==> inputs of nickel <==
// dmc_top
module dmc_top (
    input         clk_i,
    input         rst_n_i,
    input         start_i,
    input         read_i,
    input         write_i,
    input  [31:0] address_i,
    input  [31:0] data_i,
    output [31:0] data_o,
    output        ready_o,
    output        mem_read_o,
    output        mem_write_o,
    output [31:0] mem_address_o,
    output [31:0] mem_data_o,
    input  [31:0] mem_data_i
);
clock: 5.3 ns
lec_check: 0
abc_area: 0
cap_margin: 20
cell_pad_in_sites_detail_placement: 2
cell_pad_in_sites_global_placement: 2
core_aspect_ratio: 0.56
core_margin: 4
core_utilization: 40
cts_cluster_diameter: 268
gpl_timing_driven: 0
max_routing_layer: met5
min_routing_layer: met2
setup_slack_margin: 1.54
slew_margin: 25
tns_end_percent: 90
run.sh (not shown) runs the stock make flow with config.mk's settings and CLKGATE_MAP_FILE=.
==> inputs of delta, as changes to nickel <==
Settings changed: ABC_AREA 0 to default, CAP_MARGIN 20 to 10, CELL_PAD_IN_SITES_DETAIL_PLACEMENT 2 to default, CELL_PAD_IN_SITES_GLOBAL_PLACEMENT 2 to default, CORE_ASPECT_RATIO 0.56 to 0.81, CORE_MARGIN 4 to 2, CORE_UTILIZATION 40 to 54, CTS_CLUSTER_DIAMETER 268 to 325, CTS_CLUSTER_SIZE from default to 20, GPL_TIMING_DRIVEN 0 to default, HOLD_SLACK_MARGIN from default to 0.05, MAX_ROUTING_LAYER met5 to default, MIN_ROUTING_LAYER met2 to met1, PLACE_DENSITY_LB_ADDON from default to 0.02, SETUP_SLACK_MARGIN 1.54 to 0.31, SLEW_MARGIN 25 to 10, TNS_END_PERCENT 90 to 40.
==> flow/constraint.sdc (replaced) <==
create_clock -name core_clock -period 6.81 [get_ports {clk_i}]
set_input_delay 1.3620 -clock core_clock [delete_from_list [all_inputs] [get_ports {clk_i}]]
set_output_delay 1.3620 -clock core_clock [all_outputs]
set_load 0.01 [all_outputs]
==> inputs of ember, as changes to nickel <==
Settings changed: ABC_AREA 0 to default, CELL_PAD_IN_SITES_GLOBAL_PLACEMENT 2 to default, CORE_ASPECT_RATIO 0.56 to default, CORE_MARGIN 4 to 2, CTS_CLUSTER_DIAMETER 268 to 140, MAX_ROUTING_LAYER met5 to met4, MIN_ROUTING_LAYER met2 to default, SETUP_SLACK_MARGIN 1.54 to default, SLEW_MARGIN 25 to 20, TNS_END_PERCENT 90 to default.
==> out/results.tsv <==
stage	metric	value	unit
power_and_ir_drop	Total Power	16.5	mW
worst_setup_path	CP cell instances	mux4_2 -> xnor2_1 -> nand4_1 -> nor4_4 -> nand4_4 -> a211oi_4 -> buf_12	
floorplanning	Init Core Util	54.4	%
cts	htree depth	3	
cells_and_area	Non-Filler Instances	4568	
run_status	status	timing/DRC/antenna clean	
global_route	first-pass GRT wire length	204000	µm
floorplanning	row count	107	
timing	Post-Route Setup TNS	0	ns
power_and_ir_drop	Seq pwr share	63.9	%
worst_setup_path	worst reg2reg setup slack	1.97	ns
cells_and_area	design area	63800	µm²
placement	post-DP HPWL	86400	µm
cells_and_area	flop share of the area	71.3	%
route	Vias	28318	
-- figures above: delta

==> out/results.tsv <==
stage	metric	value	unit
cells_and_area	design area	69300	µm²
run_status	Layout Check Fails	setup timing	
worst_setup_path	CP cell instances	clkbuf_2 -> inv_1 -> ha_1 -> clkbuf_1 -> buf_6 -> nand2b_1 -> nor2_1 -> ha_1 -> nand2b_1 -> clkbuf_4 -> nand4b_1 -> buf_4 -> buf_2 -> mux2i_1 -> a21oi_1	
floorplanning	Init Core Util	40.4	%
timing	PnR worst setup slack	-0.0584	ns
run_status	status	finished with violations	
timing	endpoints failing setup	31	
cts	htree depth	4	
route	Vias	34118	
floorplanning	row count	138	
power_and_ir_drop	Seq pwr share	50.9	%
global_route	first-pass GRT wire length	317000	µm
power_and_ir_drop	Total Power	26.6	mW
-- figures above: ember

==> out/results.tsv <==
stage	metric	value	unit
cells_and_area	design area	71900	µm²
route	TritonRoute pass-1 iters	10	
power_and_ir_drop	Top Consumer	registers	
timing	Post-Route Setup TNS	0	ns
cells_and_area	Comb gates	1119	
worst_setup_path	CP cell instances	buf_4 -> buf_2 -> mux4_2 -> xnor2_1 -> nand4_1 -> nor3_4 -> nand4_4 -> buf_12 -> buf_4 -> a211oi_4 -> buf_6 -> buf_12 -> buf_12	
worst_setup_path	critical path endpoint	cache.cache[2][28]	
global_route	GR Layer Usage met2	45.4	%
run_status	status	timing/DRC/antenna clean	
placement	post-DP HPWL	149000	µm
yosys	count leader, synth	edfxtp_1	
cells_and_area	Non-Filler Instances	5571	
cts	htree depth	4	
power_and_ir_drop	Total Power	25.3	mW
power_and_ir_drop	Seq pwr share	53.4	%
worst_setup_path	worst reg2reg setup slack	1.01	ns
floorplanning	Init Core Util	40.4	%
cells_and_area	Fillers	12302	
global_route	first-pass GRT wire length	304000	µm
global_route	antenna violations before repair	5	
power_and_ir_drop	P_int	19.6	mW
timing	skew final	0.0341	ns
-- figures above: nickel

Power and IR drop assume default switching activity.
